== job 1861 ==
==> flow/design.v (excerpt) <==
module cordic_advanced #(
    parameter DATA_WIDTH = 18,           
    parameter ANGLE_WIDTH = 32,          
    parameter ITERATIONS = 18,           
    parameter PIPELINE_STAGES = 18       
)(
    input  wire                         clk,
    input  wire                         rst_n,
    input  wire                         enable,
    input  wire signed [DATA_WIDTH-1:0] x_in,
    input  wire signed [DATA_WIDTH-1:0] y_in,
    input  wire signed [ANGLE_WIDTH-1:0] z_in,           
    input  wire                         data_valid_in,
    output wire                         data_ready_out,
    output wire signed [DATA_WIDTH:0]   x_out,
    output wire signed [DATA_WIDTH:0]   y_out,
    output wire signed [ANGLE_WIDTH-1:0] z_out,
    output wire                         data_valid_out,
    input  wire                         data_ready_in,
    output wire                         overflow,
    output wire [15:0]                  iterations_count,
    output wire [31:0]                  throughput_counter
);
    localparam real CORDIC_GAIN = 1.646760258121;
    localparam signed [DATA_WIDTH-1:0] K_INVERSE = 
        (DATA_WIDTH == 16) ? 16'd19898 :
        (DATA_WIDTH == 18) ? 18'd79593 :
        (DATA_WIDTH == 20) ? 20'd318371 : 16'd19898;
    function [ANGLE_WIDTH-1:0] atan_lut;
        input integer idx;
        begin
            case(idx)
                0:  atan_lut = 32'h20000000;   
                1:  atan_lut = 32'h12E4051E;   
                2:  atan_lut = 32'h09FB385B;   
                3:  atan_lut = 32'h051111D4;   
                4:  atan_lut = 32'h028B0D43;   
                5:  atan_lut = 32'h0145D7E1;   
                6:  atan_lut = 32'h00A2F61E;   
                7:  atan_lut = 32'h00517C55;   
                8:  atan_lut = 32'h0028BE53;   
                9:  atan_lut = 32'h00145F2E;   
                10: atan_lut = 32'h000A2F98;   
                11: atan_lut = 32'h000517CC;   
  ...
Size: about 190 I/O pins, roughly 0.12 mm2 of cells after synthesis.
==> flow/config.mk <==
export PLATFORM = sky130hd
export DESIGN_NAME = cordic_advanced
export DESIGN_NICKNAME = cordic_advanced
export VERILOG_FILES = /design/flow/design.v
export SDC_FILE = /design/flow/constraint.sdc
export NUM_CORES = 4
export LEC_CHECK = 0
export CAP_MARGIN = 20
export CELL_PAD_IN_SITES_DETAIL_PLACEMENT = 1
export CORE_ASPECT_RATIO = 0.64
export CORE_MARGIN = 10
export CORE_UTILIZATION = 72
export CTS_CLUSTER_DIAMETER = 358
export CTS_CLUSTER_SIZE = 69
export GPL_ROUTABILITY_DRIVEN = 0
export GPL_TIMING_DRIVEN = 0
export MAX_ROUTING_LAYER = met4
export MIN_ROUTING_LAYER = met2
export PLACE_DENSITY = 0.7
export SLEW_MARGIN = 5
==> flow/constraint.sdc <==
create_clock -name core_clock -period 4.5 [get_ports {clk}]
set_input_delay 0.9000 -clock core_clock [delete_from_list [all_inputs] [get_ports {clk}]]
set_output_delay 0.9000 -clock core_clock [all_outputs]
set_load 0.01 [all_outputs]
run.sh (not shown) runs the stock make flow with config.mk's settings and CLKGATE_MAP_FILE=.
Job 1861 did not make it past detailed placement (3_5_place_dp), where a tool error ended it.
> inputs changed (job 1861 -> job 4604)
Settings: a change of SLEW_MARGIN from 5 to 20; a deleted GPL_TIMING_DRIVEN that had been 0; a deleted CTS_CLUSTER_SIZE that had been 69; a deleted MIN_ROUTING_LAYER that had been met2; a deleted PLACE_DENSITY that had been 0.7; a deleted MAX_ROUTING_LAYER that had been met4; a change of CORE_MARGIN from 10 to 2; a change of CORE_UTILIZATION from 72 to 40; a deleted CORE_ASPECT_RATIO that had been 0.64; a deleted CTS_CLUSTER_DIAMETER that had been 358; a deleted CELL_PAD_IN_SITES_DETAIL_PLACEMENT that had been 1; a deleted GPL_ROUTABILITY_DRIVEN that had been 0; a change of the clock period (ns, I/O delays scaled along) from 4.5 to 4.32.
Results
Job 4604 finished all stages; the layout is clean. As far as synthesized-area fraction occupied by adder cells goes, job 4604 and job 1861 are indistinguishable; the numbers are identical. For post-synthesis cell count, job 1861 and job 4604 come out practically identical. For die size, dividing the value from job 4604 by the value from job 1861 gives 1.7. Summary of job 4604 over job 1861: number of synthesized register bits saw little to no change, cell area after technology mapping saw little to no change, share of flip-flops with an asynchronous set or reset saw little to no change. Overall die height, job 1861 and job 4604: higher on job 4604.
Here is what was changed in the inputs of job 3868 compared with job 4604.
Settings: CORE_UTILIZATION now 72, was 40; CTS_CLUSTER_DIAMETER now 362, previously not set; the clock period (ns, I/O delays scaled along) now 4.04, was 4.32.
[summary]
Delta(total global-route track usage, job 3868 - job 4604) > 0
Fmax: lower on job 4604
Summary of job 3868 over job 4604: count of instances resized after the clock tree is built now larger; minimum clock period now smaller; cell area after layout now smaller.
In job 3868 relative to job 4604, global-route wire length before repair had gone up by a few percent.
The following lists how job 5303 was set up differently from job 3868:
Settings: CTS_CLUSTER_DIAMETER: 362 -> 32; SETUP_SLACK_MARGIN: unset -> 0.5; the clock period (ns, I/O delays scaled along): 4.04 -> 2.03.
Job 5303 failed in clock tree synthesis (4_1_cts) with DPL-0038. Job 5303 -> job 3868: mux contribution to synthesized area delta 0, exact match. Of job 3868 and job 5303, the run reporting the higher cell count after placement was job 5303. Changes observed in job 5303 relative to job 3868: standard cell core area ~0 delta, synthesized net count flat.

---

The RTL this note starts from:
==> flow/design.v <==
`timescale 1ns / 1ps
module cordic_advanced #(
    parameter DATA_WIDTH = 18,           
    parameter ANGLE_WIDTH = 32,          
    parameter ITERATIONS = 18,           
    parameter PIPELINE_STAGES = 18       
)(
    input  wire                         clk,
    input  wire                         rst_n,
    input  wire                         enable,
    input  wire signed [DATA_WIDTH-1:0] x_in,
    input  wire signed [DATA_WIDTH-1:0] y_in,
    input  wire signed [ANGLE_WIDTH-1:0] z_in,           
    input  wire                         data_valid_in,
    output wire                         data_ready_out,
    output wire signed [DATA_WIDTH:0]   x_out,
    output wire signed [DATA_WIDTH:0]   y_out,
    output wire signed [ANGLE_WIDTH-1:0] z_out,
    output wire                         data_valid_out,
    input  wire                         data_ready_in,
    output wire                         overflow,
    output wire [15:0]                  iterations_count,
    output wire [31:0]                  throughput_counter
);
    localparam real CORDIC_GAIN = 1.646760258121;
    localparam signed [DATA_WIDTH-1:0] K_INVERSE = 
        (DATA_WIDTH == 16) ? 16'd19898 :
        (DATA_WIDTH == 18) ? 18'd79593 :
        (DATA_WIDTH == 20) ? 20'd318371 : 16'd19898;
    function [ANGLE_WIDTH-1:0] atan_lut;
        input integer idx;
        begin
            case(idx)
                0:  atan_lut = 32'h20000000;   
                1:  atan_lut = 32'h12E4051E;   
                2:  atan_lut = 32'h09FB385B;   
                3:  atan_lut = 32'h051111D4;   
                4:  atan_lut = 32'h028B0D43;   
                5:  atan_lut = 32'h0145D7E1;   
                6:  atan_lut = 32'h00A2F61E;   
                7:  atan_lut = 32'h00517C55;   
                8:  atan_lut = 32'h0028BE53;   
                9:  atan_lut = 32'h00145F2E;   
                10: atan_lut = 32'h000A2F98;   
                11: atan_lut = 32'h000517CC;   
                12: atan_lut = 32'h00028BE6;   
                13: atan_lut = 32'h000145F3;   
                14: atan_lut = 32'h0000A2F9;
                15: atan_lut = 32'h0000517D;
                16: atan_lut = 32'h000028BE;
                17: atan_lut = 32'h0000145F;
                18: atan_lut = 32'h00000A2F;
                19: atan_lut = 32'h00000518;
                20: atan_lut = 32'h0000028C;
                21: atan_lut = 32'h00000146;
                22: atan_lut = 32'h000000A3;
                23: atan_lut = 32'h00000051;
                24: atan_lut = 32'h00000028;
                25: atan_lut = 32'h00000014;
                26: atan_lut = 32'h0000000A;
                27: atan_lut = 32'h00000005;
                28: atan_lut = 32'h00000002;
                29: atan_lut = 32'h00000001;
                default: atan_lut = 32'h00000000;
            endcase
        end
    endfunction
    reg signed [DATA_WIDTH:0]   x_pipe [0:PIPELINE_STAGES];
    reg signed [DATA_WIDTH:0]   y_pipe [0:PIPELINE_STAGES];
    reg signed [ANGLE_WIDTH-1:0] z_pipe [0:PIPELINE_STAGES];
    reg                         valid_pipe [0:PIPELINE_STAGES];
    reg [15:0] iteration_counter;
    reg [31:0] throughput_cnt;
    reg        overflow_flag;
    assign data_ready_out = enable;
    assign data_valid_out = valid_pipe[PIPELINE_STAGES];
    assign iterations_count = iteration_counter;
    assign throughput_counter = throughput_cnt;
    assign overflow = overflow_flag;
    wire [1:0] quadrant;
    assign quadrant = z_in[ANGLE_WIDTH-1:ANGLE_WIDTH-2];
    always @(posedge clk or negedge rst_n) begin
        if (!rst_n) begin
            x_pipe[0] <= 0;
            y_pipe[0] <= 0;
            z_pipe[0] <= 0;
            valid_pipe[0] <= 0;
        end else if (enable && data_valid_in) begin
            valid_pipe[0] <= 1'b1;
            case (quadrant)
                2'b00, 2'b11: begin   
                    x_pipe[0] <= {x_in[DATA_WIDTH-1], x_in};
                    y_pipe[0] <= {y_in[DATA_WIDTH-1], y_in};
                    z_pipe[0] <= z_in;
                end
                2'b01: begin   
                    x_pipe[0] <= -{y_in[DATA_WIDTH-1], y_in};
                    y_pipe[0] <= {x_in[DATA_WIDTH-1], x_in};
                    z_pipe[0] <= {2'b00, z_in[ANGLE_WIDTH-3:0]};
                end
                2'b10: begin   
                    x_pipe[0] <= {y_in[DATA_WIDTH-1], y_in};
                    y_pipe[0] <= -{x_in[DATA_WIDTH-1], x_in};
                    z_pipe[0] <= {2'b11, z_in[ANGLE_WIDTH-3:0]};
                end
            endcase
        end else if (enable) begin
            valid_pipe[0] <= 0;
        end
    end
    genvar i;
    generate
        for (i = 0; i < PIPELINE_STAGES; i = i + 1) begin : cordic_pipeline
            wire decision_sign;
            wire signed [DATA_WIDTH:0] x_shifted, y_shifted;
            assign x_shifted = x_pipe[i] >>> i;
            assign y_shifted = y_pipe[i] >>> i;
            assign decision_sign = z_pipe[i][ANGLE_WIDTH-1];
            always @(posedge clk or negedge rst_n) begin
                if (!rst_n) begin
                    x_pipe[i+1] <= 0;
                    y_pipe[i+1] <= 0;
                    z_pipe[i+1] <= 0;
                    valid_pipe[i+1] <= 0;
                end else if (enable) begin
                    valid_pipe[i+1] <= valid_pipe[i];
                    if (valid_pipe[i]) begin
                        if (decision_sign) begin   
                            x_pipe[i+1] <= x_pipe[i] + y_shifted;
                            y_pipe[i+1] <= y_pipe[i] - x_shifted;
                            z_pipe[i+1] <= z_pipe[i] + atan_lut(i);
                        end else begin   
                            x_pipe[i+1] <= x_pipe[i] - y_shifted;
                            y_pipe[i+1] <= y_pipe[i] + x_shifted;
                            z_pipe[i+1] <= z_pipe[i] - atan_lut(i);
                        end
                    end else begin
                        x_pipe[i+1] <= x_pipe[i];
                        y_pipe[i+1] <= y_pipe[i];
                        z_pipe[i+1] <= z_pipe[i];
                    end
                end
            end
        end
    endgenerate
    assign x_out = x_pipe[PIPELINE_STAGES];
    assign y_out = y_pipe[PIPELINE_STAGES];
    assign z_out = z_pipe[PIPELINE_STAGES];
    always @(posedge clk or negedge rst_n) begin
        if (!rst_n) begin
            overflow_flag <= 0;
        end else begin
            if (valid_pipe[PIPELINE_STAGES]) begin
                overflow_flag <= (x_pipe[PIPELINE_STAGES] == {1'b1, {DATA_WIDTH{1'b0}}}) ||
                                 (y_pipe[PIPELINE_STAGES] == {1'b1, {DATA_WIDTH{1'b0}}});
            end
        end
    end
    always @(posedge clk or negedge rst_n) begin
        if (!rst_n) begin
            iteration_counter <= 0;
            throughput_cnt <= 0;
        end else begin
            if (data_valid_in && enable)
                iteration_counter <= iteration_counter + 1;
            if (data_valid_out && data_ready_in)
                throughput_cnt <= throughput_cnt + 1;
        end
    end
endmodule
module cordic_sincos #(
    parameter DATA_WIDTH = 18,
    parameter ANGLE_WIDTH = 32,
    parameter PIPELINE_STAGES = 18
)(
    input  wire                         clk,
    input  wire                         rst_n,
    input  wire                         enable,
    input  wire signed [ANGLE_WIDTH-1:0] angle,
    input  wire                         angle_valid,
    output wire                         angle_ready,
    output wire signed [DATA_WIDTH:0]   cos_out,
    output wire signed [DATA_WIDTH:0]   sin_out,
    output wire                         result_valid,
    input  wire                         result_ready
);
    localparam signed [DATA_WIDTH-1:0] K_INV = 
        (DATA_WIDTH == 16) ? 16'd19898 :
        (DATA_WIDTH == 18) ? 18'd79593 :
        (DATA_WIDTH == 20) ? 20'd318371 : 16'd19898;
    wire overflow;
    wire [15:0] iter_count;
    wire [31:0] throughput;
    cordic_advanced #(
        .DATA_WIDTH(DATA_WIDTH),
        .ANGLE_WIDTH(ANGLE_WIDTH),
        .ITERATIONS(PIPELINE_STAGES),
        .PIPELINE_STAGES(PIPELINE_STAGES)
    ) cordic_core (
        .clk(clk),
        .rst_n(rst_n),
        .enable(enable),
        .x_in(K_INV),
        .y_in({DATA_WIDTH{1'b0}}),
        .z_in(angle),
        .data_valid_in(angle_valid),
        .data_ready_out(angle_ready),
        .x_out(cos_out),
        .y_out(sin_out),
        .z_out(),
        .data_valid_out(result_valid),
        .data_ready_in(result_ready),
        .overflow(overflow),
        .iterations_count(iter_count),
        .throughput_counter(throughput)
    );
endmodule
clock: 1.7 ns
lec_check: 0
abc_area: 1
cap_margin: 20
core_aspect_ratio: 0.84
core_margin: 2
core_utilization: 72
cts_cluster_diameter: 386
cts_cluster_size: 15
place_density_lb_addon: 0.3
setup_slack_margin: 0.23
slew_margin: 20
The first run ended with an error in detailed placement, error DPL-0033.
Next try:
ABC_AREA = not set   (was 1)
CORE_ASPECT_RATIO = not set   (was 0.84)
CTS_CLUSTER_DIAMETER = not set   (was 386)
CTS_CLUSTER_SIZE = not set   (was 15)
PLACE_DENSITY = 0.64   (was not set)
PLACE_DENSITY_LB_ADDON = not set   (was 0.3)
SETUP_SLACK_MARGIN = 1.05   (was 0.23)
clock period = 3.64 ns   (was 1.7 ns; I/O delays follow)
=>
- Now the flow stopped in global routing
- synthesized area drops by roughly a tenth
- die area drops by roughly a tenth
- synthesized cell count drops by a quarter to a third
Next try:
CORE_UTILIZATION = 38   (was 72)
PLACE_DENSITY = not set   (was 0.64)
SETUP_SLACK_MARGIN = not set   (was 1.05)
clock period = 4.32 ns   (was 3.64 ns; I/O delays follow)
=>
- Now the flow produced a clean layout
- die size is higher by 88%
- synthesized cell count does not change
- synthesized area is unchanged
Next try:
CORE_UTILIZATION = 72   (was 38)
CTS_CLUSTER_DIAMETER = 363   (was not set)
CTS_CLUSTER_SIZE = 100   (was not set)
PLACE_DENSITY = 0.38   (was not set)
SETUP_SLACK_MARGIN = 0.46   (was not set)
clock period = 2.43 ns   (was 4.32 ns; I/O delays follow)
=>
- The new run died in clock tree synthesis, error DPL-0033
- die size is lower by 47%
- area after synthesis is unchanged
- synthesized cell count is unchanged
Next try:
CORE_UTILIZATION = 70   (was 72)
CTS_CLUSTER_DIAMETER = not set   (was 363)
CTS_CLUSTER_SIZE = not set   (was 100)
PLACE_DENSITY = not set   (was 0.38)
SETUP_SLACK_MARGIN = not set   (was 0.46)
clock period = 3.7 ns   (was 2.43 ns; I/O delays follow)
Effect: This time the run reached the layout checks and failed them: setup timing; die size came out higher by 2.8%; synthesized cell count is unchanged; synthesized area does not change.
Next try:
CORE_ASPECT_RATIO = 0.5   (was not set)
CORE_UTILIZATION = 72   (was 70)
CTS_CLUSTER_DIAMETER = 363   (was not set)
CTS_CLUSTER_SIZE = 100   (was not set)
PLACE_DENSITY = 0.38   (was not set)
SETUP_SLACK_MARGIN = 0.46   (was not set)
clock period = 2.43 ns   (was 3.7 ns; I/O delays follow)
The changed run stopped in clock tree synthesis with DPL-0038.
Synthesized area stays the same.
Synthesized cell count stays the same.
Die area decreases by 2.6%.

---

== JK ==
Starts from the design.v that is shown in full above.
make LEC_CHECK=0 CAP_MARGIN=20 CELL_PAD_IN_SITES_DETAIL_PLACEMENT=0 CORE_ASPECT_RATIO=1.22 CORE_MARGIN=2 CORE_UTILIZATION=29 CTS_CLUSTER_SIZE=10 MAX_ROUTING_LAYER=met4 SETUP_SLACK_MARGIN=1.23 SLEW_MARGIN=20 TNS_END_PERCENT=20 finish   # period 4.5 ns
JK did not stop at any stage, and its layout met the timing, design-rule and antenna checks.
Inputs modified between JK and MS:
==> flow/config.mk <==
export PLATFORM = sky130hd
export DESIGN_NAME = cordic_advanced
export DESIGN_NICKNAME = cordic_advanced
export VERILOG_FILES = /design/flow/design.v
export SDC_FILE = /design/flow/constraint.sdc
export NUM_CORES = 4
export LEC_CHECK = 0
export CAP_MARGIN = 20
export CORE_MARGIN = 2
export CORE_UTILIZATION = 72
export CTS_CLUSTER_SIZE = 32
export SLEW_MARGIN = 20
==> flow/constraint.sdc <==
create_clock -name core_clock -period 3.11 [get_ports {clk}]
set_input_delay 0.6220 -clock core_clock [delete_from_list [all_inputs] [get_ports {clk}]]
set_output_delay 0.6220 -clock core_clock [all_outputs]
set_load 0.01 [all_outputs]
Results
Stage in which a tool error killed MS: 5_1_grt.
Maximum number of buffers from clock root to sink (MS over JK): decrease, 1
Vertical die dimension is higher on JK
Re number of core rows: JK and MS aren't equal, and the lower value belongs to MS.
Summary of MS over JK: post-CTS setup repair buffer count moved up, post-placement worst setup slack moved down, synthesized-area fraction occupied by xor and xnor cells level.
Summary — placed instance count, MS relative to JK: lower, by about 6%.
The final reports for MS and JK show number of clock buffers inserted by TritonCTS lower in the former.
Post-cts repair resize count (lower): JK
Changes in AL relative to MS:
--- a/flow/config.mk
+++ b/flow/config.mk
@@ -8,5 +8,6 @@
 export CAP_MARGIN = 20
+export CELL_PAD_IN_SITES_DETAIL_PLACEMENT = 2
 export CORE_MARGIN = 2
-export CORE_UTILIZATION = 72
-export CTS_CLUSTER_SIZE = 32
+export CORE_UTILIZATION = 40
+export SETUP_SLACK_MARGIN = 1.23
 export SLEW_MARGIN = 20
==> flow/constraint.sdc <==
create_clock -name core_clock -period 4.5 [get_ports {clk}]
set_input_delay 0.9000 -clock core_clock [delete_from_list [all_inputs] [get_ports {clk}]]
set_output_delay 0.9000 -clock core_clock [all_outputs]
set_load 0.01 [all_outputs]
### Flow results
In the summary table, AL is marked failed, with error GRT-0232 raised in 5_1_grt. Relative to MS, the placed instance area measured on AL has decreased by more than 10%. Number of cells in the yosys synthesis report essentially unchanged between AL and MS. Compared with MS, in AL standard cell core area went up; worst slack after detailed placement went up. On die height, the higher figure sits with AL, not MS. Delta (AL minus MS): instance count of the mapped netlist held steady; die area saw an increase.
diff inputs: AL => TR
--- a/flow/config.mk
+++ b/flow/config.mk
@@ -8,6 +8,4 @@
 export CAP_MARGIN = 20
-export CELL_PAD_IN_SITES_DETAIL_PLACEMENT = 2
 export CORE_MARGIN = 2
 export CORE_UTILIZATION = 40
-export SETUP_SLACK_MARGIN = 1.23
 export SLEW_MARGIN = 20
Findings:
TR has post-detailed-placement cell area below what AL had.
Async set-or-reset flop fraction in the synthesized netlist came out exactly the same in AL and TR.
The flow ran to completion for all of AL and TR but AL, which stopped partway.
AL never completed, since it errored out during 5_1_grt.
Detailed placer's ending HPWL, AL and TR: lower on TR
